File: design/flow/run.sh
#!/bin/bash
# the make line also repeats each setting of config.mk as NAME=value (left out here)
make -C /OpenROAD-flow-scripts/flow DESIGN_CONFIG=/design/flow/config.mk WORK_HOME=/design/flow/orfs CLKGATE_MAP_FILE= finish
File: design/flow/config.mk
export PLATFORM = sky130hd
export DESIGN_NAME = measure_sys
export DESIGN_NICKNAME = measure_sys
export VERILOG_FILES = /design/flow/design.v
export SDC_FILE = /design/flow/constraint.sdc
export NUM_CORES = 4
export LEC_CHECK = 0
export CAP_MARGIN = 0
export CELL_PAD_IN_SITES_GLOBAL_PLACEMENT = 2
export CORE_ASPECT_RATIO = 0.98
export CORE_MARGIN = 2
export CORE_UTILIZATION = 33
export GPL_ROUTABILITY_DRIVEN = 0
export MAX_ROUTING_LAYER = met4
export MIN_ROUTING_LAYER = met1
export PLACE_DENSITY_LB_ADDON = 0.22
export SETUP_SLACK_MARGIN = 5.0
export SLEW_MARGIN = 20
File: design/flow/constraint.sdc
create_clock -name core_clock -period 64.9 [get_ports {sys_clk}]
set_input_delay 12.9800 -clock core_clock [delete_from_list [all_inputs] [get_ports {sys_clk}]]
set_output_delay 12.9800 -clock core_clock [all_outputs]
set_load 0.01 [all_outputs]
File: design/flow/design.v
`timescale 1ns / 1ps
module signed_unsigned_converter #(parameter WIDTH = 16) (
    input wire [WIDTH-1:0] data_in,   
    input wire is_signed,             
    output reg [WIDTH-1:0] data_out   
);
    reg signed [WIDTH-1:0] signed_data;    
    reg [WIDTH-1:0] unsigned_data;         
    always @(*) begin
        if (is_signed) begin
            signed_data = data_in;   
            unsigned_data = signed_data + (1 << (WIDTH-1));   
            data_out = unsigned_data;
        end else begin
            unsigned_data = data_in;   
            signed_data = unsigned_data - (1 << (WIDTH-1));   
            data_out = signed_data;
        end
    end
endmodule
module clk_divider #(
	parameter FRE_DIV = 2499				 
)(
    input clk,
    input rst_n,               
    output reg sample_en       
);
    localparam W = $clog2(FRE_DIV + 1);
    localparam [W-1:0] LAST = FRE_DIV;
    reg [W-1:0] clk_div;
    always @(posedge clk or negedge rst_n) begin
        if (!rst_n) begin
            clk_div <= {W{1'b0}};
            sample_en <= 1'b0;
        end else begin
            if (clk_div == LAST) begin
                clk_div <= {W{1'b0}};
                sample_en <= 1'b1;
            end else begin
                clk_div <= clk_div + 1'b1;
                sample_en <= 1'b0;
            end
        end
    end
endmodule
module wave_cal #(
    parameter N = 8,                        
    parameter SAMPLE_POINTS = 64,           
    parameter LOG_2_SAMPLE_POINTS = 6,      
    parameter JUDGE_THRESHOLD = 700,        
    parameter FRE_DIV = 1249                
)(
    input wire clk,
    input wire rst_n,
    input wire [N-1:0] data_in_unsigned,
    output reg signed[N-1:0] signal_dc_removed,   
    output reg unsigned[N-1:0] vpp,               
    output reg unsigned[N-1:0] dc_offset,         
    output reg [N-1:0] papr,                      
    output reg is_sine_wave                       
);
    localparam L = LOG_2_SAMPLE_POINTS;
    localparam SW = 2*N - 2 + L;
    localparam [L-1:0] LAST = SAMPLE_POINTS - 1;
    localparam [2*N-3:0] THR = JUDGE_THRESHOLD;
    reg [L-1:0] sample_count_dc;
    reg unsigned[N-1:0] max_value;
    reg unsigned[N-1:0] min_value;
    wire [N:0] max_plus_min = {1'b0, max_value} + {1'b0, min_value};
    wire sample_clk;
    reg [SW-1:0] sum_squares;
    reg [L-1:0] sample_count_id;
    clk_divider #(.FRE_DIV (FRE_DIV)) clk_divider_inst(
        .clk(clk),
        .rst_n(rst_n),
        .sample_en(sample_clk)
    );
    always @(posedge clk or negedge rst_n) begin
        if (!rst_n) begin
            sample_count_dc <= {L{1'b0}};
            max_value <= {N{1'b0}};
            min_value <= {N{1'b1}};
            vpp <= {N{1'b0}};
            dc_offset <= {N{1'b0}};
        end else if (sample_clk) begin
            if (data_in_unsigned > max_value)
                max_value <= data_in_unsigned;
            if (data_in_unsigned < min_value)
                min_value <= data_in_unsigned;
            if (sample_count_dc == LAST) begin
                vpp <= max_value - min_value;
                dc_offset <= max_plus_min[N:1];    
                max_value <= {N{1'b0}};
                min_value <= {N{1'b1}};
                sample_count_dc <= {L{1'b0}};
            end else begin
                sample_count_dc <= sample_count_dc + 1'b1;
            end
        end
    end
    always @(posedge clk or negedge rst_n) begin
        if (!rst_n) begin
            signal_dc_removed <= {N{1'b0}};
        end else if (|dc_offset) begin
            signal_dc_removed <= data_in_unsigned - dc_offset;
        end
    end
    wire signed [2*N-1:0] dc_sq_full = signal_dc_removed * signal_dc_removed;
    wire [2*N-2:0] dc_sq = dc_sq_full[2*N-2:0];
    wire [2*N-1:0] vpp_squared = vpp * vpp;                      
    wire [2*N-4:0] vpp_squared_scaled = vpp_squared[2*N-1:3];    
    wire [SW-L-1:0] valid = sum_squares[SW-1:L];                  
    wire [SW-L-1:0] err_vpp_valid = (valid > vpp_squared_scaled) ?
                                    valid - vpp_squared_scaled :
                                    vpp_squared_scaled - valid;
    wire [2*N-1:0] papr_q = vpp_squared / valid;
    always @(posedge clk or negedge rst_n) begin
        if (!rst_n) begin
            sum_squares <= {SW{1'b0}};
            sample_count_id <= {L{1'b0}};
            is_sine_wave <= 1'b0;
            papr <= {N{1'b0}};
        end else if (sample_clk) begin
            sum_squares <= sum_squares + dc_sq;
            if (sample_count_id == LAST) begin
                if (|valid) papr <= papr_q[N-1:0];
                else papr <= {N{1'b0}};
                is_sine_wave <= (err_vpp_valid < THR);
                sum_squares <= {SW{1'b0}};
                sample_count_id <= {L{1'b0}};
            end else
                sample_count_id <= sample_count_id + 1'b1;
        end
    end
endmodule
module wave_rectifier #( parameter N = 8)(
    input clk,
    input rst_n,
    input signed[N-1:0] signal_dc_removed,
    output reg signal_rectified  	 
);
    always @(posedge clk or negedge rst_n) begin
        if (!rst_n) begin
            signal_rectified <= 1'b0;
        end else begin
			signal_rectified <= ~signal_dc_removed[N-1] & (|signal_dc_removed[N-2:0]);
        end
    end
endmodule
module frequency_counter  #(
	parameter MEASURE_CLK_CNT = 200,		 
	parameter MEASURE_CLK = 20000            
)(
    input clk,
    input sample_en,
    input rst_n,
    input signal_in,          	 
    output [15:0] freq_out 	     
);
    localparam CW = $clog2(MEASURE_CLK_CNT + 1);           
    localparam EW = $clog2(MEASURE_CLK_CNT / 2 + 1);       
    localparam MW = $clog2(MEASURE_CLK + 1);
    localparam PW = $clog2((MEASURE_CLK_CNT / 2) * MEASURE_CLK + 1);
    localparam QW = $clog2(MEASURE_CLK / 2 + 1);
    localparam [CW-1:0] CNT_LAST = MEASURE_CLK_CNT;
    localparam [MW-1:0] MCLK = MEASURE_CLK;
    reg signal_prev;           
    reg [CW-1:0] count_clk;    
    reg [EW-1:0] count_signal; 
    reg [CW-1:0] N1;           
    reg [EW-1:0] N2;           
    reg [QW-1:0] freq_q;
    assign freq_out = freq_q;
    always @(posedge clk or negedge rst_n) begin
        if (!rst_n) begin
            signal_prev <= 1'b0;
        end else if (sample_en) begin
            signal_prev <= signal_in;
        end
    end
    always @(posedge clk or negedge rst_n) begin
        if (!rst_n) begin
            count_clk <= {CW{1'b0}};
            count_signal <= {EW{1'b0}};
            N1 <= {CW{1'b0}};
            N2 <= {EW{1'b0}};
        end else if (sample_en) begin
            count_clk <= count_clk + 1'b1;
            if (signal_in && !signal_prev) begin
                count_signal <= count_signal + 1'b1;
            end
            if (count_clk == CNT_LAST) begin
                N1 <= count_clk;
                N2 <= count_signal;
                count_clk <= {CW{1'b0}};
                count_signal <= {EW{1'b0}};
            end
        end
    end
    wire [PW-1:0] num = N2 * MCLK;
    wire [PW-1:0] quo = num / N1;
    always @(posedge clk or negedge rst_n) begin
        if (!rst_n) begin
            freq_q <= {QW{1'b0}};
        end else if (sample_en && (|N1)) begin
            freq_q <= quo[QW-1:0];
        end
    end
endmodule
module ma_measure #(
	parameter N=8
)(
    input        clk,
    input        sample_en,
    input        rst_n,
	input        ma_measure_enable,
    input  		[N-1:0] vpp,       
    output  	[7:0] ma           
);
    reg [N+13:0] vpp_mult;    
    reg [N+13:0] sum;
    reg [N:0]    ma_temp;
    reg [6:0]    ma_r;
    assign ma = {1'b0, ma_r};
    wire [N+13:0] v = vpp;
    wire [N+17:0] sum22 = sum * 5'd22;
    always @(posedge clk or negedge rst_n) begin
        if (!rst_n) begin
            vpp_mult <= {(N+14){1'b0}};
            sum      <= {(N+14){1'b0}};
            ma_temp  <= {(N+1){1'b0}};
            ma_r     <= 7'd0;
        end else if (sample_en && ma_measure_enable)begin
            vpp_mult <= (v << 13) + (v << 10) + (v << 9) + (v << 8) + (v << 4);
            sum <= vpp_mult + 13'd7143;
            ma_temp <= sum22[N+17:17];
            if (ma_temp < 7'd30)
                ma_r <= 7'd30;
            else if (ma_temp > 7'd100)
                ma_r <= 7'd100;
            else
                ma_r <= ma_temp[6:0];
        end else if (sample_en) ma_r <= 7'd0;
    end
endmodule
module mf_measure#(
	parameter N=16,
	parameter FW=16
)(
    input        clk,
    input        sample_en,
    input        rst_n,
	input        mf_measure_enable,
	input       [FW-1:0] fm_freq,   
    input  		[N-1:0] vpp,        
    output 	    [7:0] mf            
);
    reg [N+9:0] vpp_mult;    
    reg [N+9:0] mf_temp;
    reg [5:0]   mf_r;
    assign mf = {2'b00, mf_r};
    wire [N+9:0] v = vpp;
    wire [N+9:0] quo = vpp_mult / fm_freq;
    always @(posedge clk or negedge rst_n) begin
        if (!rst_n) begin
            vpp_mult <= {(N+10){1'b0}};
            mf_temp  <= {(N+10){1'b0}};
            mf_r     <= 6'd0;
        end else if (sample_en && mf_measure_enable)begin
			vpp_mult <= (v << 10) - (v << 4) - (v << 3);
            mf_temp <= (|fm_freq) ? quo : {(N+10){1'b0}};
            if (mf_temp < 6'd10)
                mf_r <= 6'd10;
            else if (mf_temp > 6'd50)
                mf_r <= 6'd50;
            else
                mf_r <= mf_temp[5:0];
        end
    end
endmodule
module measure #(
	parameter N=8,
	parameter WAVE_DIV=249
	)(
	input clk,
	input sample_en,
	input rst_n,
	input [N-1:0] signal_in_unsigned,
	input ma_measure_enable,
	input mf_measure_enable,
    output is_sine_wave,      		 
	output [15:0] freq_out,
	output [N-1:0]papr,				 
	output unsigned[N-1:0] vpp,
	output unsigned[N-1:0] dc_offset,
	output [7:0] ma,
	output [7:0] mf
);
    wire signed[N-1:0] signal_dc_removed;   	 
 	wire signal_rectified;
	wave_cal #(
		.N(N),
		.SAMPLE_POINTS(512),
		.LOG_2_SAMPLE_POINTS(9),
		.JUDGE_THRESHOLD(700),
		.FRE_DIV(WAVE_DIV)
	)wave_cal_inst(
		.clk(clk),
	    .rst_n(rst_n),
	    .data_in_unsigned(signal_in_unsigned),
	    .signal_dc_removed(signal_dc_removed),
	    .vpp(vpp),
		.dc_offset(dc_offset),
		.papr(papr),
	    .is_sine_wave(is_sine_wave)
	);
 	wave_rectifier #(.N(N)) wave_rectifier_inst(
		.clk(clk),
		.rst_n(rst_n),
		.signal_dc_removed(signal_dc_removed),
		.signal_rectified(signal_rectified)
	);
	frequency_counter #(
		.MEASURE_CLK_CNT(400),
		.MEASURE_CLK(20000)
	)frequency_counter_inst(
		.clk(clk),
		.sample_en(sample_en),
		.rst_n(rst_n),
		.signal_in(signal_rectified),
		.freq_out(freq_out)
	);
	ma_measure #(
		.N(N)
	)ma_measure_inst(
		.clk(clk),
		.sample_en(sample_en),
		.rst_n(rst_n),
		.ma_measure_enable(is_sine_wave & ma_measure_enable),
		.vpp(vpp),
		.ma(ma)
	);
	mf_measure #(
		.N(N),
		.FW(14)
	)mf_measure_inst(
		.clk(clk),
		.sample_en(sample_en),
		.rst_n(rst_n),
		.mf_measure_enable(mf_measure_enable),
		.fm_freq(freq_out[13:0]),
		.vpp(vpp),
		.mf(mf)
	);
endmodule
module data_sele(
    input sys_clk,
    input sys_rst_n,
    input [7:0]askdemod_vpp,
    input [9:0]fskdemod_vpp,
    input [7:0]pskdemod_vpp,
    input [7:0]askdemod_dc_offset,
    input [7:0]ask_papr,
    input [9:0]fsk_papr,
    input [7:0]psk_papr,
    input ask_is_sine_wave,
	input fsk_is_sine_wave,
	input [7:0] askdemod_data,
	input [9:0] fskdemod_data,
	input [7:0] pskdemod_data,
	input [39:0] fir_data_out,
	input [15:0] ask_freq_out,
	input [15:0] fsk_freq_out,
	input [15:0] psk_freq_out,
	input [7:0] ma,
    output reg[7:0] demod_data,
    output [7:0] uart_mod_type,
    output [15:0] uart_demod_fre
);
    reg [2:0]  mod_type;
    reg [13:0] demod_fre;
    assign uart_mod_type = {5'd0, mod_type};
    assign uart_demod_fre = {2'd0, demod_fre};
    always @(posedge sys_clk or negedge sys_rst_n) begin
        if(!sys_rst_n)begin
            demod_data <= 8'd0;
            mod_type <= 3'd0;
            demod_fre <= 14'd0;
        end
        else begin
            if(askdemod_dc_offset < 8'd60) begin
                if(ask_papr > 8'd5)begin
                    if(ma >= 8'd30 && ma <= 8'd35)
                        demod_data <= {askdemod_data[6:0], 1'b0};
                    else demod_data <= askdemod_data;
                    demod_fre <= ask_freq_out[13:0];
                    mod_type <= 3'd1;                    
                end
                else begin
                    demod_data <= askdemod_data;
                    demod_fre <= ask_freq_out[13:0];
                    mod_type <= 3'd2;                    
                end
            end
            else if(fsk_papr >= 10'd20)begin
                demod_data <= pskdemod_data;
                mod_type <= 3'd5;                        
                demod_fre <= psk_freq_out[13:0];
            end
            else if(fsk_papr >= 10'd5)begin
                demod_fre <= fsk_freq_out[13:0];
                mod_type <= 3'd3;                        
                if(fsk_freq_out <= 16'd1500)begin
                    demod_data <= {~fskdemod_data[7], fskdemod_data[4:0], 2'b00};
                end
                else if(fsk_freq_out <= 16'd2500)begin
                    demod_data <= {~fskdemod_data[7], fskdemod_data[5:0], 1'b0};
                end
                else demod_data <= {~fskdemod_data[7], fskdemod_data[6:0]};
            end
            else if(|fsk_papr)begin
                demod_data <= fskdemod_data[9:2];
                demod_fre <= fsk_freq_out[13:0];
                mod_type <= 3'd4;                        
            end
            else begin
                mod_type <= 3'd6;                        
            end
        end
    end
endmodule
module measure_sys(
	input            sys_clk,
	input            sys_rst_n,
	input      [7:0] askdemod_data,    
	input      [9:0] fsk_demod,        
	input      [7:0] pskdemod_data,    
	output     [7:0] demod_data,
	output     [7:0] uart_mod_type,
	output    [15:0] uart_demod_fre,
	output     [7:0] uart_mod_depth,
	output reg [7:0] uart_delta_freq
);
	localparam SAMPLE_DIV = 249;   
	localparam WAVE_DIV   = 24;    
	wire [8:0] fskdemod_data_9;
	wire [9:0] fskdemod_data_10;
	wire [7:0] ma;
	wire [7:0] mf;
	wire ask_is_sine_wave;
	wire fsk_is_sine_wave;
	wire [7:0] askdemod_vpp;
	wire [9:0] fskdemod_vpp;
	wire [7:0] pskdemod_vpp;
	wire [7:0] askdemod_dc_offset;
	wire [7:0] ask_papr;
	wire [9:0] fsk_papr;
	wire [7:0] psk_papr;
	wire [15:0] ask_freq_out;
	wire [15:0] fsk_freq_out;
	wire [15:0] psk_freq_out;
	signed_unsigned_converter #(9) signed_unsigned_converter_fsk2(
		.data_in(fsk_demod[8:0]),
		.is_signed(1'b1),
		.data_out(fskdemod_data_9)
	);
	signed_unsigned_converter #(10) signed_unsigned_converter_fsk3(
		.data_in(fsk_demod),
		.is_signed(1'b1),
		.data_out(fskdemod_data_10)
	);
	wire sample_en;
	clk_divider #(.FRE_DIV(SAMPLE_DIV)) clk_divider_inst(
		.clk(sys_clk),
		.rst_n(sys_rst_n),
		.sample_en(sample_en)
	);
	measure #(.N(8), .WAVE_DIV(WAVE_DIV)) measure_ask(
		.clk(sys_clk),
		.sample_en(sample_en),
		.rst_n(sys_rst_n),
		.signal_in_unsigned(askdemod_data),
		.ma_measure_enable(1'b1),
		.mf_measure_enable(1'b0),
		.is_sine_wave(ask_is_sine_wave),
		.freq_out(ask_freq_out),
		.papr(ask_papr),
		.vpp(askdemod_vpp),
		.dc_offset(askdemod_dc_offset),
		.ma(ma),
		.mf()
	);
	measure #(.N(9), .WAVE_DIV(WAVE_DIV)) measure_fsk(
		.clk(sys_clk),
		.sample_en(sample_en),
		.rst_n(sys_rst_n),
		.signal_in_unsigned(fskdemod_data_9),
		.ma_measure_enable(1'b0),
		.mf_measure_enable(1'b1),
		.is_sine_wave(fsk_is_sine_wave),
		.freq_out(fsk_freq_out),
		.papr(fsk_papr[8:0]),
		.vpp(fskdemod_vpp[8:0]),
		.dc_offset(),
		.ma(),
		.mf(mf)
	);
	assign fsk_papr[9] = 1'b0;
	assign fskdemod_vpp[9] = 1'b0;
	measure #(.N(8), .WAVE_DIV(WAVE_DIV)) measure_psk(
		.clk(sys_clk),
		.sample_en(sample_en),
		.rst_n(sys_rst_n),
		.signal_in_unsigned(pskdemod_data),
		.ma_measure_enable(1'b0),
		.mf_measure_enable(1'b0),
		.is_sine_wave(),
		.freq_out(psk_freq_out),
		.papr(psk_papr),
		.vpp(pskdemod_vpp),
		.dc_offset(),
		.ma(),
		.mf()
	);
	data_sele data_sele_inst(
		.sys_clk(sys_clk),
		.sys_rst_n(sys_rst_n),
		.askdemod_vpp(askdemod_vpp),
		.fskdemod_vpp(fskdemod_vpp),
		.pskdemod_vpp(pskdemod_vpp),
		.ask_papr(ask_papr),
		.fsk_papr(fsk_papr),
		.psk_papr(psk_papr),
		.askdemod_dc_offset(askdemod_dc_offset),
		.ask_is_sine_wave(ask_is_sine_wave),
		.fsk_is_sine_wave(fsk_is_sine_wave),
		.askdemod_data(askdemod_data),
		.fskdemod_data(fskdemod_data_10),
		.pskdemod_data(pskdemod_data),
		.fir_data_out(40'd0),
		.ma(ma),
		.ask_freq_out(ask_freq_out),
		.fsk_freq_out(fsk_freq_out),
		.psk_freq_out(psk_freq_out),
		.demod_data(demod_data),
		.uart_mod_type(uart_mod_type),
		.uart_demod_fre(uart_demod_fre)
	);
	reg [6:0] mod_depth;
	assign uart_mod_depth = {1'b0, mod_depth};
	wire [2:0] mod_type = uart_mod_type[2:0];
	always @(posedge sys_clk or negedge sys_rst_n) begin
		if (!sys_rst_n) begin
			mod_depth <= 7'd0;
			uart_delta_freq <= 8'd0;
		end
		else if (mod_type == 3'd1)
			mod_depth <= ma[6:0];
		else if (mod_type == 3'd3 || mod_type == 3'd4) begin
			mod_depth <= mf[6:0];
			if (mod_type == 3'd3)
				uart_delta_freq <= fskdemod_vpp[7:0];
		end
		else begin
			mod_depth <= 7'd0;
			uart_delta_freq <= 8'd0;
		end
	end
endmodule
==> results of run 1 <==
-- final cells by class --
type                            count  share of cell area
Antenna cell                        6            0.000150
Clock buffer                       99              0.0212
Clock inverter                     38             0.00499
Inverter                          797              0.0299
Multi-Input combinational cell   9911               0.742
Sequential cell                   538               0.135
Tap cell                         3667              0.0459
Timing Repair Buffer              246              0.0208
-- per-layer routing --
metal  track usage  part of all wire  vias up
met5             -                 0        -
met4        0.0394             0.017        0
met1         0.273              0.50    39600
met2         0.325              0.46      959
li1              -                 -    42300
met3        0.0145             0.025      233
-- what timing repair did --
item,in CTS,in global routing
resized,10,110
cloned,0,1
setup buffers,0,48
setup endpoints to repair,2,7
pin swaps,0,19
==> flow_metrics.env, run 1 <==
# flow metrics
export IMPL_run_status="timing/DRC/antenna clean"
export IMPL_yosysChipArea_um2=91500
export IMPL_timing_critical_path_slowest_stage_cell="sky130_fd_sc_hd__or4b_4"
export IMPL_p_clk_frac=0.538
export IMPL_totalPowerFinal_mw=0.831
export IMPL_power_sequential_total_mw=0.341
export IMPL_postSynthAreaPerCell_um2=7.90
export IMPL_fp_util=0.331
export IMPL_timing_critical_path_slowest_cell_delay_ns=0.65
export IMPL_p_comb_mw=0.0431
export IMPL_tritoncts="built"
export IMPL_r2r_setup_slack_ns=8.89
export IMPL_buffer_ports_inserted=67
export IMPL_timing_final_setup_violations=0
export IMPL_max_cap_violations=0
export IMPL_end_point_of_the_most_critical_hold_path="measure_ask.frequency_counter_inst.freq_q[8]$_DFFE_PN0P_"
export IMPL_hold_start="measure_ask.frequency_counter_inst.freq_q[8]$_DFFE_PN0P_"
export IMPL_antenna_violations_before_repair=12
export IMPL_filler_cell_count=28600
export IMPL_dieHeight_um=525
export IMPL_critical_path_top_cell_by_count="sky130_fd_sc_hd__o21a_1"
export IMPL_ys_sh_adder=0.254
export IMPL_worst_pin_slew_ns=1.12
export IMPL_synth_largest_type_area_fraction=0.201
export IMPL_clock_latency_ns=0.71
export IMPL_route_final_wire_length_um=278000
export IMPL_seq_power_share=0.410
export IMPL_edf_count=0
export IMPL_synthDistinctLibCells=136
export IMPL_first_global_vias=82000
export IMPL_die_area_um2=281000
export IMPL_p_switching_mw=0.212
export IMPL_setup_worst_path_start_class="flop"
export IMPL_power_combinational_fraction=0.052
export IMPL_cts_buffer_depth=3
export IMPL_grt_overflow_total=0
export IMPL_final_area_um2=100000
export IMPL_crit_start="measure_fsk.frequency_counter_inst.N2[3]$_DFFE_PN0P_"
export IMPL_area_growth_syn_to_layout_pct=9.35
export IMPL_placed_cell_area_um2=96500
export IMPL_path_max_fanout=23
export IMPL_rsz0062_at_grt="yes"
export IMPL_netlist_top_cell_by_instances="sky130_fd_sc_hd__ha_1"
export IMPL_synthAoiAreaFrac=0.257
export IMPL_leading_cell_types_by_count_after_synthesis="sky130_fd_sc_hd__ha_1 (1470), sky130_fd_sc_hd__nand2_1 (1092), sky130_fd_sc_hd__nor2_1 (826), sky130_fd_sc_hd__inv_1 (787), sky130_fd_sc_hd__o21ai_0 (748)"
export IMPL_route_detailed_wl_per_inst_um=18.2
export IMPL_sw_frac_of_total=0.255
export IMPL_leakage_nw=45.2
export IMPL_count_of_instantiated_cells_in_the_yosys_netlist=11600
export IMPL_finalWorstPathRequiredPeriod_ns=56.01
export IMPL_main_kind_of_combinational_logic_by_area="AND-OR/OR-AND gates"
export IMPL_drt_iter0_markers=4466
export IMPL_ctsHoldBuffers=0
export IMPL_post_placement_worst_setup_slack_ns=3.34
export IMPL_power_leader="the clock network"
export IMPL_post_place_cells=15100
export IMPL_synth_yosys_seq_area_share=0.148
export IMPL_cts_sinks=538
export IMPL_ff_type="sky130_fd_sc_hd__dfrtp_1"
export IMPL_power_density_nw_per_um2=8.31
export IMPL_cts_htree_levels=3
export IMPL_final_period_utilization=0.863
export IMPL_detailroute_via_count=83100
export IMPL_ff_latch_area_um2=13500
export IMPL_tritoncts_num_buffers=75
export IMPL_fmaxAchievable_ghz=0.0179
export IMPL_post_synth_instance_area_um2=91500
export IMPL_comb_area_um2=74200
export IMPL_worst_path_stages=243
export IMPL_slew_headroom=0.245
export IMPL_vias_per_cell=5.43
export IMPL_utilization=0.362
export IMPL_timing_hold_worst_class="reg2reg"
export IMPL_ys_sh_mux=0.0337
export IMPL_first_pass_iters=6
export IMPL_floorplan_io_pins=76
export IMPL_timing_final_max_slew_violations=0
export IMPL_clock_skew_ns=0.0253
export IMPL_critical_register_to_register_path_startpoint="measure_fsk.frequency_counter_inst.N2[3]$_DFFE_PN0P_"
export IMPL_post_synth_and_or_nand_nor_area_fraction=0.204
export IMPL_worst_setup_path_type="reg2reg"
export IMPL_route_antenna_remaining_nets=0
export IMPL_cts_clk_slew_worst_paths_ns=0.06
export IMPL_row_count=191
export IMPL_dp_final_hpwl_um=221000
export IMPL_finalNetCount=13300
export IMPL_worst_setup_path_endpoint="measure_fsk.frequency_counter_inst.freq_q[0]$_DFFE_PN0P_"
export IMPL_stage_log_warnings=128
export IMPL_post_synth_xor_area_fraction=0.0554
export IMPL_synth_largest_area_cell="sky130_fd_sc_hd__ha_1"
export IMPL_grt_first_pass_wirelength_um=451000
export IMPL_timing_hold_ws_ns=0.472
export IMPL_grt_start_max_net_pins=133
export IMPL_holdPathStages=2
export IMPL_end_kind="flop"
export IMPL_clk_power_mw=0.447
export IMPL_crit_arrival_ns=56.59
export IMPL_fin_setup_tns_ns=0
export IMPL_synth_async_sr_flop_share=1.00
export IMPL_post_synth_main_area_contributors="sky130_fd_sc_hd__ha_1 (20%), sky130_fd_sc_hd__dfrtp_1 (14%), sky130_fd_sc_hd__fa_1 (5.3%), sky130_fd_sc_hd__o21a_1 (4.8%), sky130_fd_sc_hd__nand2_1 (4.5%)"
export IMPL_timing_hold_violations_final=0
export IMPL_worst_path_buf_inv=9
export IMPL_peakVddDrop_v=0.0000181
export IMPL_globalRouteTotalUtil=0.200
export IMPL_synthesis_instances=11600
export IMPL_clock_tree_root_cell="sky130_fd_sc_hd__clkbuf_16"
export IMPL_r2r_worst_path_cells=243
export IMPL_remaining_drc_errors=0
export IMPL_ys_seq_elements=538
export IMPL_final_instance_count_excl_fill=15300
export IMPL_floorplan_core_area_um2=276000
export IMPL_synth_yosys_warnings=15
export IMPL_crit_family="AND-OR/OR-AND gates"
export IMPL_floorplan_die_width_um=536
export IMPL_cp_required_ns=65.49
export IMPL_regToRegEndpoint="measure_fsk.frequency_counter_inst.freq_q[0]$_DFFE_PN0P_"
export IMPL_layout_setup_ws_ns=8.89
export IMPL_cell_internal_pwr_mw=0.619
==> inputs of run 2 (changes only) <==
- ABC_AREA: default -> 1
- CELL_PAD_IN_SITES_GLOBAL_PLACEMENT: 2 -> default
- CORE_ASPECT_RATIO: 0.98 -> default
- CORE_UTILIZATION: 33 -> 72
- CTS_CLUSTER_DIAMETER: default -> 117
- GPL_ROUTABILITY_DRIVEN: 0 -> default
- MAX_ROUTING_LAYER: met4 -> default
- MIN_ROUTING_LAYER: met1 -> default
- PLACE_DENSITY_LB_ADDON: 0.22 -> default
- SETUP_SLACK_MARGIN: 5.0 -> default
- TNS_END_PERCENT: default -> 75
- clock period: 64.9 -> 37.5 ns (I/O delays scaled with it)
==> run 2 against run 1 <==
  * The flow now stops in 5_1_grt
  * Die size shrank 53%
  * Area after synthesis grew 1.5%
  * Synthesized cell count grew 17%
==> flow_metrics.env, run 2 <==
# physical design summary
export IMPL_die_area_um2=132000
export IMPL_synth_yosys_seq_area_share=0.145
export IMPL_ys_seq_elements=538
export IMPL_netlist_top_cell_by_instances="sky130_fd_sc_hd__nand2_1"
export IMPL_synth_largest_type_area_fraction=0.198
export IMPL_fp_util=0.727
export IMPL_synth_yosys_warnings=15
export IMPL_ctsHoldBuffers=0
export IMPL_post_synth_instance_area_um2=92800
export IMPL_synthesis_instances=13600
export IMPL_synth_largest_area_cell="sky130_fd_sc_hd__ha_1"
export IMPL_clock_tree_root_cell="sky130_fd_sc_hd__clkbuf_16"
export IMPL_run_stop_error="[ERROR GRT-0116] Global routing finished with congestion. Check the congestion regions in the DRC Viewer."
export IMPL_tritoncts_num_buffers=68
export IMPL_ys_sh_adder=0.250
export IMPL_globalRouteTotalUtil=0.855
export IMPL_edf_count=0
export IMPL_cts_buffer_depth=3
export IMPL_ff_type="sky130_fd_sc_hd__dfrtp_1"
export IMPL_post_synth_xor_area_fraction=0.0823
export IMPL_leading_cell_types_by_count_after_synthesis="sky130_fd_sc_hd__nand2_1 (2825), sky130_fd_sc_hd__inv_1 (2095), sky130_fd_sc_hd__ha_1 (1470), sky130_fd_sc_hd__o21ai_0 (1225), sky130_fd_sc_hd__nor2_1 (928)"
export IMPL_post_synth_and_or_nand_nor_area_fraction=0.250
export IMPL_row_count=131
export IMPL_ys_sh_mux=0.00156
export IMPL_post_placement_worst_setup_slack_ns=-3.36
export IMPL_synthDistinctLibCells=86
export IMPL_count_of_instantiated_cells_in_the_yosys_netlist=13600
export IMPL_yosysChipArea_um2=92800
export IMPL_dp_final_hpwl_um=230000
export IMPL_cts_htree_levels=3
export IMPL_gp_congestion=1.00
export IMPL_run_status="aborted with a tool error"
export IMPL_main_kind_of_combinational_logic_by_area="adder cells"
export IMPL_floorplan_core_area_um2=128000
export IMPL_postSynthAreaPerCell_um2=6.85
export IMPL_post_place_cells=16900
export IMPL_stage_where_the_flow_stopped="5_1_grt"
export IMPL_synthAoiAreaFrac=0.170
export IMPL_cts_sinks=538
export IMPL_floorplan_die_width_um=363
export IMPL_floorplan_io_pins=76
export IMPL_post_synth_main_area_contributors="sky130_fd_sc_hd__ha_1 (20%), sky130_fd_sc_hd__dfrtp_1 (14%), sky130_fd_sc_hd__nand2_1 (11%), sky130_fd_sc_hd__inv_1 (8.5%), sky130_fd_sc_hd__o21ai_0 (6.6%)"
export IMPL_dieHeight_um=363
export IMPL_buffer_ports_inserted=67
export IMPL_grt_overflow_total=1412
export IMPL_synth_async_sr_flop_share=1.00
run 2: what timing repair did:
action                     4_1_cts
cloned                          10
setup endpoints to repair       14
setup buffers                  906
gates resized                  652
pin swaps                      652
run 2: stage by stage:
step / setup TNS (ns) / area (um2) / hold slack, ns
after CTS: -3.79 / 121000 / 0.435
after detailed placement: -23.19 / 110000 / 0.452
after global placement: -6.28 / 110000 / 0.436
after floorplan: -15.74 / 94300 / 0.400
run 2: routing by layer:
layer,global-route usage,GRT overflow
met5,0.575,16
met3,0.752,122
met4,0.864,396
met1,0.828,104
met2,0.992,774
==> inputs of run 3 (changes only) <==
- ABC_AREA: 1 -> default
- CAP_MARGIN: 0 -> 20
- CORE_UTILIZATION: 72 -> 65
- CTS_CLUSTER_DIAMETER: 117 -> default
- SETUP_SLACK_MARGIN: default -> 5.0
- TNS_END_PERCENT: 75 -> default
- clock period: 37.5 -> 48.9 ns (I/O delays scaled with it)
==> run 3 against run 2 <==
  * Now fails the layout checks on max-capacitance violations, max-slew violations, negative setup slack
  * Area after synthesis is 1.5% lower
  * Synthesized cell count is 15% lower
  * Die size is 9.1% higher
==> flow_metrics.env, run 3 <==
# flow metrics
export IMPL_run_status="failed layout checks"
export IMPL_violations="max-capacitance violations, max-slew violations, negative setup slack"
export IMPL_synth_largest_type_area_fraction=0.201
export IMPL_floorplan_die_width_um=379
export IMPL_post_synth_main_area_contributors="sky130_fd_sc_hd__ha_1 (20%), sky130_fd_sc_hd__dfrtp_1 (14%), sky130_fd_sc_hd__fa_1 (5.3%), sky130_fd_sc_hd__o21a_1 (4.8%), sky130_fd_sc_hd__nand2_1 (4.5%)"
export IMPL_timing_final_setup_violations=2
export IMPL_ff_type="sky130_fd_sc_hd__dfrtp_1"
export IMPL_holdPathStages=1
export IMPL_worst_pin_slew_ns=1.95
export IMPL_route_antenna_remaining_nets=0
export IMPL_edf_count=0
export IMPL_cell_internal_pwr_mw=0.777
export IMPL_cts_sinks=538
export IMPL_synthDistinctLibCells=136
export IMPL_clk_power_mw=0.535
export IMPL_timing_critical_path_slowest_stage_cell="sky130_fd_sc_hd__or4b_4"
export IMPL_end_kind="flop"
export IMPL_drt_iter0_markers=8705
export IMPL_worst_setup_path_endpoint="measure_fsk.frequency_counter_inst.freq_q[0]$_DFFE_PN0P_"
export IMPL_vias_per_cell=6.60
export IMPL_first_global_vias=91100
export IMPL_ctsHoldBuffers=0
export IMPL_cp_required_ns=49.46
export IMPL_dieHeight_um=379
export IMPL_post_synth_xor_area_fraction=0.0554
export IMPL_regToRegEndpoint="measure_fsk.frequency_counter_inst.freq_q[0]$_DFFE_PN0P_"
export IMPL_fin_setup_tns_ns=-2.22
export IMPL_filler_cell_count=9628
export IMPL_synth_yosys_warnings=15
export IMPL_clock_latency_ns=0.70
export IMPL_buffer_ports_inserted=67
export IMPL_power_density_nw_per_um2=9.50
export IMPL_yosysChipArea_um2=91500
export IMPL_crit_arrival_ns=51.20
export IMPL_synth_largest_area_cell="sky130_fd_sc_hd__ha_1"
export IMPL_sw_frac_of_total=0.257
export IMPL_dp_final_hpwl_um=210000
export IMPL_cts_htree_levels=3
export IMPL_synth_yosys_seq_area_share=0.148
export IMPL_clock_tree_root_cell="sky130_fd_sc_hd__clkbuf_16"
export IMPL_worst_path_buf_inv=31
export IMPL_setup_worst_path_start_class="flop"
export IMPL_ys_seq_elements=538
export IMPL_timing_final_max_slew_violations=3
export IMPL_antenna_violations_before_repair=27
export IMPL_ys_sh_adder=0.254
export IMPL_cts_clk_slew_worst_paths_ns=0.06
export IMPL_fp_util=0.656
export IMPL_grt_overflow_total=0
export IMPL_p_clk_frac=0.512
export IMPL_fmaxAchievable_ghz=0.0197
export IMPL_tritoncts="built"
export IMPL_end_point_of_the_most_critical_hold_path="measure_psk.wave_rectifier_inst.signal_rectified$_DFF_PN0_"
export IMPL_critical_path_top_cell_by_count="sky130_fd_sc_hd__o21a_1"
export IMPL_route_final_wire_length_um=301000
export IMPL_grt_start_max_net_pins=125
export IMPL_power_combinational_fraction=0.055
export IMPL_main_kind_of_combinational_logic_by_area="AND-OR/OR-AND gates"
export IMPL_timing_hold_worst_class="reg2reg"
export IMPL_power_leader="the clock network"
export IMPL_remaining_drc_errors=0
export IMPL_power_sequential_total_mw=0.452
export IMPL_synth_async_sr_flop_share=1.00
export IMPL_hold_start="measure_psk.wave_cal_inst.signal_dc_removed[7]$_DFFE_PN0P_"
export IMPL_route_detailed_wl_per_inst_um=20.8
export IMPL_finalWorstPathRequiredPeriod_ns=50.64
export IMPL_timing_hold_violations_final=0
export IMPL_floorplan_core_area_um2=140000
export IMPL_worst_path_stages=253
export IMPL_slew_headroom=-0.318
export IMPL_layout_setup_ws_ns=-1.74
export IMPL_stage_log_warnings=131
export IMPL_rsz0062_at_grt="yes"
export IMPL_timing_hold_ws_ns=0.440
export IMPL_area_growth_syn_to_layout_pct=20.2
export IMPL_r2r_worst_path_cells=253
export IMPL_synthesis_instances=11600
export IMPL_final_period_utilization=1.04
export IMPL_critical_register_to_register_path_startpoint="measure_fsk.frequency_counter_inst.N2[3]$_DFFE_PN0P_"
export IMPL_leakage_nw=50.7
export IMPL_netlist_top_cell_by_instances="sky130_fd_sc_hd__ha_1"
export IMPL_row_count=137
export IMPL_p_switching_mw=0.269
export IMPL_max_cap_violations=1
export IMPL_die_area_um2=144000
export IMPL_crit_start="measure_fsk.frequency_counter_inst.N2[3]$_DFFE_PN0P_"
export IMPL_count_of_instantiated_cells_in_the_yosys_netlist=11600
export IMPL_worst_setup_path_type="reg2reg"
export IMPL_leading_cell_types_by_count_after_synthesis="sky130_fd_sc_hd__ha_1 (1470), sky130_fd_sc_hd__nand2_1 (1092), sky130_fd_sc_hd__nor2_1 (826), sky130_fd_sc_hd__inv_1 (787), sky130_fd_sc_hd__o21ai_0 (748)"
export IMPL_gp_congestion=0.990
export IMPL_ys_sh_mux=0.0337
export IMPL_peakVddDrop_v=0.0000237
export IMPL_utilization=0.788
export IMPL_postSynthAreaPerCell_um2=7.90
export IMPL_r2r_setup_slack_ns=-1.74
export IMPL_floorplan_io_pins=76
export IMPL_path_max_fanout=8
export IMPL_tritoncts_num_buffers=67
export IMPL_clock_skew_ns=0.0377
export IMPL_post_synth_instance_area_um2=91500
export IMPL_cts_buffer_depth=3
export IMPL_p_comb_mw=0.0578
export IMPL_detailroute_via_count=95800
export IMPL_finalNetCount=14300
export IMPL_post_synth_and_or_nand_nor_area_fraction=0.204
export IMPL_synthAoiAreaFrac=0.257
export IMPL_timing_critical_path_slowest_cell_delay_ns=0.61
export IMPL_grt_first_pass_wirelength_um=454000
export IMPL_seq_power_share=0.432
export IMPL_first_pass_iters=10
export IMPL_globalRouteTotalUtil=0.381
export IMPL_crit_family="AND-OR/OR-AND gates"
==> run 3: timing repair <==
item,CTS,global route
pin swaps,338,527
gates resized,359,458
endpoints found under the setup margin,14,15
buffers inserted,437,320
cloned,10,5
==> run 3: layout make-up <==
| type | count | area (um2) | area share |
|---|---|---|---|
| Clock inverter | 35 | 489 | 0.00445 |
| Multi-Input combinational cell | 9916 | 78900 | 0.717 |
| Clock buffer | 85 | 1840 | 0.0168 |
| Sequential cell | 538 | 13500 | 0.123 |
| Tap cell | 1876 | 2350 | 0.0213 |
| Inverter | 797 | 3040 | 0.0277 |
| Antenna cell | 8 | 20.0 | 0.000182 |
| Timing Repair Buffer | 1252 | 9820 | 0.0893 |
==> run 3: routing by layer <==
metal / global-route usage / routed length [um] / part of all wire
met5: 0 / 198 / 0.00066
met4: 0.201 / 20800 / 0.069
met3: 0.0603 / 24400 / 0.081
met2: 0.647 / 138000 / 0.46
met1: 0.464 / 118000 / 0.39
==> run 3: per-stage QoR <==
stage | power, mW | setup slack [ns] | instance area [um2] | cells
after global placement | 0.515 | -0.222 | 98000 | 13600
after detailed placement | 0.517 | -1.12 | 98000 | 13600
after floorplan | 0.491 | 0.918 | 93800 | 11600
final | 1.05 | -1.74 | 110000 | 14500
after CTS | 1.05 | 1.97 | 105000 | 14200
after global routing | 1.07 | -3.58 | 110000 | 14500
==> inputs of run 4 (changes only) <==
- CAP_MARGIN: 20 -> 0
- CELL_PAD_IN_SITES_GLOBAL_PLACEMENT: default -> 0
- CORE_ASPECT_RATIO: default -> 0.98
- CORE_UTILIZATION: 65 -> 66
- CTS_CLUSTER_DIAMETER: default -> 54
- GPL_ROUTABILITY_DRIVEN: default -> 0
- MAX_ROUTING_LAYER: default -> met4
- MIN_ROUTING_LAYER: default -> met1
- TNS_END_PERCENT: default -> 5
- clock period: 48.9 -> 41.9 ns (I/O delays scaled with it)
==> run 4 against run 3 <==
  * The layout fails its checks (negative setup slack)
  * Clock skew up 0.032 ns
  * Non-clock buffer count up 1756
  * Synthesized cell count unchanged
  * Sequential power up 17%
  * Critical path type unchanged
  * Largest power group unchanged
==> flow_metrics.env, run 4 <==
# flow metrics
export IMPL_floorplan_core_area_um2=138000
export IMPL_r2r_worst_path_cells=273
export IMPL_peakVddDrop_v=0.0000281
export IMPL_cts_sinks=538
export IMPL_netlist_top_cell_by_instances="sky130_fd_sc_hd__ha_1"
export IMPL_finalNetCount=16100
export IMPL_route_detailed_wl_per_inst_um=20.1
export IMPL_worst_path_buf_inv=51
export IMPL_timing_critical_path_slowest_cell_delay_ns=0.59
export IMPL_critical_path_top_cell_by_count="sky130_fd_sc_hd__o21a_1"
export IMPL_ys_sh_mux=0.0337
export IMPL_worst_setup_path_type="reg2reg"
export IMPL_highest_metal_used="met4"
export IMPL_vias_per_cell=6.45
export IMPL_length_of_routed_wiring_on_met1_um=122000
export IMPL_cts_clk_slew_worst_paths_ns=0.05
export IMPL_timing_hold_violations_final=0
export IMPL_final_area_um2=121000
export IMPL_ff_type="sky130_fd_sc_hd__dfrtp_1"
export IMPL_post_synth_instance_area_um2=91500
export IMPL_post_synth_and_or_nand_nor_area_fraction=0.204
export IMPL_leading_cell_types_by_count_after_synthesis="sky130_fd_sc_hd__ha_1 (1470), sky130_fd_sc_hd__nand2_1 (1092), sky130_fd_sc_hd__nor2_1 (826), sky130_fd_sc_hd__inv_1 (787), sky130_fd_sc_hd__o21ai_0 (748)"
export IMPL_post_place_cells=15800
export IMPL_synthesis_instances=11600
export IMPL_post_placement_worst_setup_slack_ns=-7.18
export IMPL_row_count=135
export IMPL_synth_yosys_warnings=15
export IMPL_timing_final_setup_violations=13
export IMPL_synthAoiAreaFrac=0.257
export IMPL_cts_buffer_depth=3
export IMPL_post_synth_main_area_contributors="sky130_fd_sc_hd__ha_1 (20%), sky130_fd_sc_hd__dfrtp_1 (14%), sky130_fd_sc_hd__fa_1 (5.3%), sky130_fd_sc_hd__o21a_1 (4.8%), sky130_fd_sc_hd__nand2_1 (4.5%)"
export IMPL_fmaxAchievable_ghz=0.0202
export IMPL_first_pass_iters=12
export IMPL_antenna_violations_before_repair=8
export IMPL_grt_first_pass_wirelength_um=514000
export IMPL_met3_wirelength_um=28500
export IMPL_max_cap_violations=0
export IMPL_power_sequential_total_mw=0.528
export IMPL_synthDistinctLibCells=136
export IMPL_floorplan_io_pins=76
export IMPL_placed_cell_area_um2=114000
export IMPL_clk_power_mw=0.717
export IMPL_die_area_um2=142000
export IMPL_seq_power_share=0.402
export IMPL_path_max_fanout=6
export IMPL_main_kind_of_combinational_logic_by_area="AND-OR/OR-AND gates"
export IMPL_first_global_vias=107000
export IMPL_finalWorstPathRequiredPeriod_ns=49.52
export IMPL_timing_hold_worst_class="reg2reg"
export IMPL_final_period_utilization=1.18
export IMPL_wl_met2_um=153000
export IMPL_timing_critical_path_slowest_stage_cell="sky130_fd_sc_hd__fa_1"
export IMPL_leakage_nw=58.9
export IMPL_ys_sh_adder=0.254
export IMPL_crit_family="AND-OR/OR-AND gates"
export IMPL_crit_arrival_ns=50.12
export IMPL_dieHeight_um=373
export IMPL_violations="negative setup slack"
export IMPL_end_kind="flop"
export IMPL_clock_skew_ns=0.0695
export IMPL_fp_util=0.664
export IMPL_tritoncts="built"
export IMPL_synth_yosys_seq_area_share=0.148
export IMPL_holdPathStages=2
export IMPL_synth_async_sr_flop_share=1.00
export IMPL_grt_start_max_net_pins=139
export IMPL_route_antenna_remaining_nets=0
export IMPL_edf_count=0
export IMPL_sw_frac_of_total=0.262
export IMPL_timing_hold_ws_ns=0.475
export IMPL_floorplan_die_width_um=380
export IMPL_clock_latency_ns=0.74
export IMPL_globalRouteTotalUtil=0.445
export IMPL_cp_required_ns=42.49
export IMPL_stage_log_warnings=131
export IMPL_count_of_instantiated_cells_in_the_yosys_netlist=11600
export IMPL_p_comb_mw=0.0689
export IMPL_rsz0062_at_grt="yes"
export IMPL_cell_internal_pwr_mw=0.969
export IMPL_dp_final_hpwl_um=234000
export IMPL_power_density_nw_per_um2=10.9
export IMPL_p_switching_mw=0.345
export IMPL_detailroute_via_count=105000
export IMPL_drt_iter0_markers=10100
export IMPL_ys_seq_elements=538
export IMPL_buffer_ports_inserted=67
export IMPL_synth_largest_type_area_fraction=0.201
export IMPL_worst_pin_slew_ns=1.26
export IMPL_post_synth_xor_area_fraction=0.0554
export IMPL_worst_path_stages=273
export IMPL_p_clk_frac=0.546
export IMPL_crit_start="measure_psk.frequency_counter_inst.N2[7]$_DFFE_PN0P_"
export IMPL_remaining_drc_errors=0
export IMPL_end_point_of_the_most_critical_hold_path="measure_ask.frequency_counter_inst.freq_q[2]$_DFFE_PN0P_"
export IMPL_grt_overflow_total=0
export IMPL_timing_final_max_slew_violations=0
export IMPL_filler_cell_count=7589
export IMPL_regToRegEndpoint="measure_psk.frequency_counter_inst.freq_q[0]$_DFFE_PN0P_"
export IMPL_power_combinational_fraction=0.052
export IMPL_hold_start="measure_ask.frequency_counter_inst.freq_q[2]$_DFFE_PN0P_"
export IMPL_clock_tree_root_cell="sky130_fd_sc_hd__clkbuf_16"
export IMPL_setup_worst_path_start_class="flop"
export IMPL_worst_setup_path_endpoint="measure_psk.frequency_counter_inst.freq_q[0]$_DFFE_PN0P_"
export IMPL_yosysChipArea_um2=91500
export IMPL_cts_htree_levels=3
export IMPL_r2r_setup_slack_ns=-7.62
export IMPL_area_growth_syn_to_layout_pct=31.8
export IMPL_final_instance_count_excl_fill=16300
export IMPL_critical_register_to_register_path_startpoint="measure_psk.frequency_counter_inst.N2[7]$_DFFE_PN0P_"
export IMPL_route_final_wire_length_um=327000
export IMPL_tritoncts_num_buffers=76
export IMPL_postSynthAreaPerCell_um2=7.90
export IMPL_layout_setup_ws_ns=-7.62
export IMPL_run_status="failed layout checks"
export IMPL_slew_headroom=0.154
export IMPL_synth_largest_area_cell="sky130_fd_sc_hd__ha_1"
export IMPL_ctsHoldBuffers=0
export IMPL_power_leader="the clock network"
-- run 4: layer usage --
layer	up-vias	track usage
met1	49500	0.495
li1	47800	-
met3	1996	0.0724
met2	5550	0.747
met4	0	0.282
met5	-	-
-- run 4: final cells by class --
class                           count  area [um2]  area share
Multi-Input combinational cell   9911       76100       0.631
Timing Repair Buffer             3008       22900       0.190
Sequential cell                   538       13500       0.112
Inverter                          797        2990      0.0248
Tap cell                         1849        2310      0.0192
Clock buffer                       93        2040      0.0169
Clock inverter                     48         717     0.00595
Antenna cell                        8        20.0    0.000166
-- run 4: timing repair --
action	in CTS	in global routing
gates resized	259	147
pin swaps	206	110
buffers inserted	228	41
endpoints found under the setup margin	24	28
hold endpoints to repair	0	0
cloned	1	0
-- run 4: stage by stage --
stage / setup TNS [ns] / power (mW) / util
4_1_cts: -32.64 / 1.31 / 0.867
3_5_place_dp: -46.28 / 0.603 / 0.828
3_3_place_gp: -28.80 / 0.600 / 0.828
5_1_grt: -86.15 / 1.34 / 0.875
2_1_floorplan: -56.25 / 0.574 / -
6_report: -50.07 / 1.31 / 0.875
==> inputs of run 5 (changes only) <==
- CORE_ASPECT_RATIO: 0.98 -> 0.71
- CORE_UTILIZATION: 66 -> 70
- CTS_CLUSTER_DIAMETER: 54 -> default
- CTS_CLUSTER_SIZE: default -> 90
- GPL_ROUTABILITY_DRIVEN: 0 -> 1
- HOLD_SLACK_MARGIN: default -> -0.08
- PLACE_DENSITY: default -> 0.62
- TNS_END_PERCENT: 5 -> default
- clock period: 41.9 -> 77.3 ns (I/O delays scaled with it)
==> run 5 against run 4 <==
  * The run now finishes clean
  * Power is 50% lower
  * Fmax is 18% lower
  * Sequential power is 46% lower
  * Combinational power is 46% lower
  * First-iteration DRC count is 20% lower
  * Cell count is 18% lower
  * Worst setup slack better by 24 ns
  * Critical path type unchanged
  * Largest cell class unchanged
  * Highest routed layer unchanged
==> flow_metrics.env, run 5 <==
# flow metrics
export IMPL_crit_family="AND-OR/OR-AND gates"
export IMPL_r2r_setup_slack_ns=16.69
export IMPL_slew_headroom=0.246
export IMPL_run_status="timing/DRC/antenna clean"
export IMPL_main_kind_of_combinational_logic_by_area="AND-OR/OR-AND gates"
export IMPL_ys_sh_adder=0.254
export IMPL_post_synth_main_area_contributors="sky130_fd_sc_hd__ha_1 (20%), sky130_fd_sc_hd__dfrtp_1 (14%), sky130_fd_sc_hd__fa_1 (5.3%), sky130_fd_sc_hd__o21a_1 (4.8%), sky130_fd_sc_hd__nand2_1 (4.5%)"
export IMPL_power_leader="the clock network"
export IMPL_post_place_cells=13200
export IMPL_netlist_top_cell_by_instances="sky130_fd_sc_hd__ha_1"
export IMPL_power_combinational_fraction=0.056
export IMPL_seq_power_share=0.432
export IMPL_timing_final_max_slew_violations=0
export IMPL_route_final_wire_length_um=258000
export IMPL_postSynthAreaPerCell_um2=7.90
export IMPL_tritoncts_num_buffers=66
export IMPL_floorplan_die_width_um=433
export IMPL_rsz0062_at_grt="no"
export IMPL_peakVddDrop_v=0.0000158
export IMPL_first_global_vias=84500
export IMPL_critical_path_top_cell_by_count="sky130_fd_sc_hd__o21a_1"
export IMPL_synthAoiAreaFrac=0.257
export IMPL_die_area_um2=134000
export IMPL_ys_sh_mux=0.0337
export IMPL_worst_pin_slew_ns=1.13
export IMPL_p_clk_frac=0.512
export IMPL_route_detailed_wl_per_inst_um=19.4
export IMPL_synth_async_sr_flop_share=1.00
export IMPL_regToRegEndpoint="measure_psk.frequency_counter_inst.freq_q[0]$_DFFE_PN0P_"
export IMPL_grt_start_max_net_pins=147
export IMPL_worst_setup_path_type="reg2reg"
export IMPL_antenna_violations_before_repair=7
export IMPL_tritoncts="built"
export IMPL_clock_tree_root_cell="sky130_fd_sc_hd__clkbuf_16"
export IMPL_grt_first_pass_wirelength_um=424000
export IMPL_timing_hold_worst_class="reg2reg"
export IMPL_crit_arrival_ns=61.17
export IMPL_cts_clk_slew_worst_paths_ns=0.07
export IMPL_synth_largest_area_cell="sky130_fd_sc_hd__ha_1"
export IMPL_synthesis_instances=11600
export IMPL_yosysChipArea_um2=91500
export IMPL_power_density_nw_per_um2=6.89
export IMPL_timing_final_setup_violations=0
export IMPL_power_sequential_total_mw=0.286
export IMPL_synth_largest_type_area_fraction=0.201
export IMPL_buffer_ports_inserted=67
export IMPL_post_cts_gate_resize_count=0
export IMPL_route_antenna_remaining_nets=0
export IMPL_r2r_worst_path_cells=254
export IMPL_post_synth_and_or_nand_nor_area_fraction=0.204
export IMPL_first_pass_iters=8
export IMPL_dp_final_hpwl_um=203000
export IMPL_finalNetCount=13200
export IMPL_postCtsSetupBuffers=0
export IMPL_p_comb_mw=0.0371
export IMPL_final_period_utilization=0.784
export IMPL_leakage_nw=44.5
export IMPL_worst_setup_path_endpoint="measure_psk.frequency_counter_inst.freq_q[0]$_DFFE_PN0P_"
export IMPL_vias_per_cell=6.64
export IMPL_detailroute_via_count=88200
export IMPL_end_point_of_the_most_critical_hold_path="measure_psk.wave_rectifier_inst.signal_rectified$_DFF_PN0_"
export IMPL_clock_latency_ns=0.72
export IMPL_timing_hold_violations_final=0
export IMPL_area_growth_syn_to_layout_pct=5.12
export IMPL_cts_sinks=538
export IMPL_cts_htree_levels=3
export IMPL_globalRouteTotalUtil=0.391
export IMPL_end_kind="flop"
export IMPL_crit_start="measure_psk.frequency_counter_inst.N2[3]$_DFFE_PN0P_"
export IMPL_clock_skew_ns=0.0505
export IMPL_critical_register_to_register_path_startpoint="measure_psk.frequency_counter_inst.N2[3]$_DFFE_PN0P_"
export IMPL_floorplan_core_area_um2=129000
export IMPL_finalWorstPathRequiredPeriod_ns=60.61
export IMPL_gp_congestion=1.01
export IMPL_ys_seq_elements=538
export IMPL_post_placement_worst_setup_slack_ns=18.18
export IMPL_floorplan_io_pins=76
export IMPL_clk_power_mw=0.340
export IMPL_worst_path_stages=254
export IMPL_dieHeight_um=309
export IMPL_worst_path_buf_inv=9
export IMPL_filler_cell_count=9921
export IMPL_ctsHoldBuffers=0
export IMPL_fin_setup_tns_ns=0
export IMPL_drt_iter0_markers=8068
export IMPL_cp_required_ns=77.86
export IMPL_p_switching_mw=0.167
export IMPL_timing_critical_path_slowest_stage_cell="sky130_fd_sc_hd__or4_1"
export IMPL_max_cap_violations=0
export IMPL_post_synth_xor_area_fraction=0.0554
export IMPL_post_synth_instance_area_um2=91500
export IMPL_remaining_drc_errors=0
export IMPL_layout_setup_ws_ns=16.69
export IMPL_fmaxAchievable_ghz=0.0165
export IMPL_cell_internal_pwr_mw=0.496
export IMPL_edf_count=0
export IMPL_holdPathStages=1
export IMPL_row_count=111
export IMPL_leading_cell_types_by_count_after_synthesis="sky130_fd_sc_hd__ha_1 (1470), sky130_fd_sc_hd__nand2_1 (1092), sky130_fd_sc_hd__nor2_1 (826), sky130_fd_sc_hd__inv_1 (787), sky130_fd_sc_hd__o21ai_0 (748)"
export IMPL_setup_worst_path_start_class="flop"
export IMPL_stage_log_warnings=131
export IMPL_synthDistinctLibCells=136
export IMPL_count_of_instantiated_cells_in_the_yosys_netlist=11600
export IMPL_timing_critical_path_slowest_cell_delay_ns=0.87
export IMPL_sw_frac_of_total=0.251
export IMPL_fp_util=0.707
export IMPL_synth_yosys_warnings=15
export IMPL_final_instance_count_excl_fill=13300
export IMPL_path_max_fanout=20
export IMPL_grt_overflow_total=0
export IMPL_cts_buffer_depth=3
export IMPL_synth_yosys_seq_area_share=0.148
export IMPL_ff_type="sky130_fd_sc_hd__dfrtp_1"
export IMPL_hold_start="measure_psk.wave_cal_inst.signal_dc_removed[7]$_DFFE_PN0P_"
==> run 5: routing by layer <==
metal / up-vias / wire, um / track usage
li1: 42100 / - / -
met1: 42200 / 115000 / 0.527
met2: 3379 / 114000 / 0.603
met3: 526 / 21000 / 0.0590
met4: 0 / 8120 / 0.125
met5: - / 0 / -
==> run 5: area by class of cell <==
class,count,area [um2],area share
diodes,10,25.0,0.000260
inverters,797,2990,0.0311
clock buffers,90,1860,0.0194
clock inverters,29,458,0.00476
repair buffers,163,1410,0.0147
multi-input cells,9910,73700,0.767
well taps,1751,2190,0.0228
flip-flops and latches,538,13500,0.140
==> run 5: stage by stage <==
stage / hold WS [ns] / total power [mW] / util / instance area [um2]
6_report: 0.436 / 0.663 / 0.743 / 96200
5_1_grt: 0.455 / 0.681 / 0.743 / 96200
4_1_cts: 0.439 / 0.666 / 0.742 / 96100
3_5_place_dp: 0.423 / 0.328 / 0.725 / 93800
3_3_place_gp: 0.417 / 0.326 / 0.724 / 93800
2_1_floorplan: 0.396 / 0.311 / - / 91500
==> inputs of run 6 (changes only) <==
- ABC_AREA: default -> 1
- CAP_MARGIN: 0 -> 25
- CELL_PAD_IN_SITES_DETAIL_PLACEMENT: default -> 1
- CELL_PAD_IN_SITES_GLOBAL_PLACEMENT: 0 -> 1
- CORE_ASPECT_RATIO: 0.71 -> 0.93
- CORE_MARGIN: 2 -> 5
- CORE_UTILIZATION: 70 -> 16
- CTS_CLUSTER_SIZE: 90 -> 75
- GPL_ROUTABILITY_DRIVEN: 1 -> 0
- HOLD_SLACK_MARGIN: -0.08 -> default
- MIN_ROUTING_LAYER: met1 -> default
- PLACE_DENSITY: 0.62 -> default
- PLACE_DENSITY_LB_ADDON: default -> 0.27
- SETUP_SLACK_MARGIN: 5.0 -> default
- SLEW_MARGIN: 20 -> 10
- TNS_END_PERCENT: default -> 5
- clock period: 77.3 -> 100.0 ns (I/O delays scaled with it)
==> run 6 against run 5 <==
  * Clock power shrank 3%
  * Area after synthesis grew 1.5%
  * Worst setup slack gained 30 ns
  * Flip-flop count is the same
  * Register-to-register slack gained 30 ns
  * Clock-buffer cell count grew 24
  * Cell count grew 61%
==> flow_metrics.env, run 6 <==
# flow metrics
export IMPL_timing_hold_ws_ns=0.455
export IMPL_floorplan_core_area_um2=578000
export IMPL_r2r_setup_slack_ns=47.02
export IMPL_final_instance_count_excl_fill=21400
export IMPL_route_antenna_remaining_nets=0
export IMPL_worst_path_buf_inv=49
export IMPL_hold_start="measure_psk.wave_cal_inst.signal_dc_removed[7]$_DFFE_PN0P_"
export IMPL_p_comb_mw=0.0635
export IMPL_post_synth_and_or_nand_nor_area_fraction=0.250
export IMPL_clk_power_mw=0.331
export IMPL_area_growth_syn_to_layout_pct=14.0
export IMPL_slew_headroom=0.238
export IMPL_power_sequential_total_mw=0.223
export IMPL_buffer_ports_inserted=67
export IMPL_synth_yosys_seq_area_share=0.145
export IMPL_remaining_drc_errors=0
export IMPL_stage_log_warnings=120
export IMPL_seq_power_share=0.361
export IMPL_ys_seq_elements=538
export IMPL_synth_async_sr_flop_share=1.00
export IMPL_synthAoiAreaFrac=0.170
export IMPL_critical_register_to_register_path_startpoint="measure_fsk.frequency_counter_inst.N2[3]$_DFFE_PN0P_"
export IMPL_timing_final_setup_violations=0
export IMPL_comb_area_um2=70000
export IMPL_synth_largest_type_area_fraction=0.198
export IMPL_timing_critical_path_slowest_cell_delay_ns=0.66
export IMPL_synth_largest_area_cell="sky130_fd_sc_hd__ha_1"
export IMPL_ys_sh_adder=0.250
export IMPL_timing_hold_worst_class="reg2reg"
export IMPL_edf_count=0
export IMPL_postCtsSetupBuffers=0
export IMPL_post_synth_main_area_contributors="sky130_fd_sc_hd__ha_1 (20%), sky130_fd_sc_hd__dfrtp_1 (14%), sky130_fd_sc_hd__nand2_1 (11%), sky130_fd_sc_hd__inv_1 (8.5%), sky130_fd_sc_hd__o21ai_0 (6.6%)"
export IMPL_ys_sh_mux=0.00156
export IMPL_dieHeight_um=745
export IMPL_route_detailed_wl_per_inst_um=15.0
export IMPL_antenna_violations_before_repair=20
export IMPL_post_synth_xor_area_fraction=0.0823
export IMPL_p_clk_frac=0.536
export IMPL_sw_frac_of_total=0.283
export IMPL_grt_first_pass_wirelength_um=511000
export IMPL_path_max_fanout=25
export IMPL_worst_setup_path_endpoint="measure_fsk.frequency_counter_inst.freq_q[0]$_DFFE_PN0P_"
export IMPL_fin_setup_tns_ns=0
export IMPL_grt_overflow_total=0
export IMPL_final_period_utilization=0.530
export IMPL_grt_start_max_net_pins=65
export IMPL_post_place_cells=21200
export IMPL_leading_cell_types_by_count_after_synthesis="sky130_fd_sc_hd__nand2_1 (2825), sky130_fd_sc_hd__inv_1 (2095), sky130_fd_sc_hd__ha_1 (1470), sky130_fd_sc_hd__o21ai_0 (1225), sky130_fd_sc_hd__nor2_1 (928)"
export IMPL_detailroute_via_count=86400
export IMPL_power_combinational_fraction=0.103
export IMPL_end_point_of_the_most_critical_hold_path="measure_psk.wave_rectifier_inst.signal_rectified$_DFF_PN0_"
export IMPL_setup_worst_path_start_class="flop"
export IMPL_fmaxAchievable_ghz=0.0189
export IMPL_leakage_nw=55.7
export IMPL_first_global_vias=89300
export IMPL_post_cts_gate_resize_count=0
export IMPL_yosysChipArea_um2=92800
export IMPL_clock_tree_root_cell="sky130_fd_sc_hd__clkbuf_16"
export IMPL_row_count=269
export IMPL_fp_util=0.161
export IMPL_holdPathStages=1
export IMPL_max_cap_violations=0
export IMPL_p_switching_mw=0.175
export IMPL_floorplan_io_pins=76
export IMPL_power_density_nw_per_um2=5.83
export IMPL_cts_clk_slew_worst_paths_ns=0.06
export IMPL_netlist_top_cell_by_instances="sky130_fd_sc_hd__nand2_1"
export IMPL_post_synth_instance_area_um2=92800
export IMPL_r2r_worst_path_cells=297
export IMPL_peakVddDrop_v=0.0000105
export IMPL_finalWorstPathRequiredPeriod_ns=52.98
export IMPL_dp_final_hpwl_um=263000
export IMPL_route_final_wire_length_um=321000
export IMPL_cts_sinks=538
export IMPL_synthDistinctLibCells=86
export IMPL_run_status="timing/DRC/antenna clean"
export IMPL_finalNetCount=15300
export IMPL_clock_latency_ns=0.82
export IMPL_vias_per_cell=4.05
export IMPL_critical_path_top_cell_by_count="sky130_fd_sc_hd__nand2_1"
export IMPL_worst_pin_slew_ns=1.13
export IMPL_timing_critical_path_slowest_stage_cell="sky130_fd_sc_hd__dfrtp_1"
export IMPL_cell_internal_pwr_mw=0.442
export IMPL_worst_setup_path_type="reg2reg"
export IMPL_cp_required_ns=100.70
export IMPL_ff_latch_area_um2=13500
export IMPL_synthesis_instances=13600
export IMPL_postSynthAreaPerCell_um2=6.85
export IMPL_timing_hold_violations_final=0
export IMPL_crit_start="measure_fsk.frequency_counter_inst.N2[3]$_DFFE_PN0P_"
export IMPL_ff_type="sky130_fd_sc_hd__dfrtp_1"
export IMPL_synth_yosys_warnings=15
export IMPL_cts_buffer_depth=4
export IMPL_die_area_um2=596000
export IMPL_globalRouteTotalUtil=0.109
export IMPL_main_kind_of_combinational_logic_by_area="adder cells"
export IMPL_crit_arrival_ns=53.68
export IMPL_regToRegEndpoint="measure_fsk.frequency_counter_inst.freq_q[0]$_DFFE_PN0P_"
export IMPL_power_leader="the clock network"
export IMPL_clock_skew_ns=0.0667
export IMPL_timing_final_max_slew_violations=0
export IMPL_totalPowerFinal_mw=0.617
export IMPL_cts_htree_levels=3
export IMPL_filler_cell_count=71000
export IMPL_count_of_instantiated_cells_in_the_yosys_netlist=13600
export IMPL_tritoncts_num_buffers=89
export IMPL_end_kind="flop"
export IMPL_floorplan_die_width_um=800
export IMPL_ctsHoldBuffers=0
export IMPL_first_pass_iters=7
export IMPL_worst_path_stages=297
export IMPL_crit_family="AND-OR/OR-AND gates"
export IMPL_rsz0062_at_grt="no"
export IMPL_tritoncts="built"
export IMPL_drt_iter0_markers=3268
run 6: area by class of cell:
cell class	count	share of cell area
Antenna cell	4	0.0000945
Clock buffer	114	0.0228
Clock inverter	46	0.00574
Inverter	2161	0.0767
Multi-Input combinational cell	10600	0.661
Sequential cell	538	0.127
Tap cell	7723	0.0913
Timing Repair Buffer	184	0.0148
run 6: per-stage QoR:
stage	cell area (um2)	utilization	setup slack, ns
CTS	106000	0.183	46.30
global placement	103000	0.178	46.85
floorplan	92900	-	55.45
finish	106000	0.183	47.02
detailed placement	103000	0.178	46.49
global route	106000	0.183	40.57
run 6: per-layer routing:
metal / vias to the layer above / share of wire / GRT usage
met3: 170 / 0.016 / 0.00682
li1: 44600 / - / -
met2: 448 / 0.46 / 0.181
met1: 41200 / 0.52 / 0.151
met5: - / 0 / -
met4: 0 / 0.0094 / 0.0115
Power is estimated from default activity; no workload was simulated.
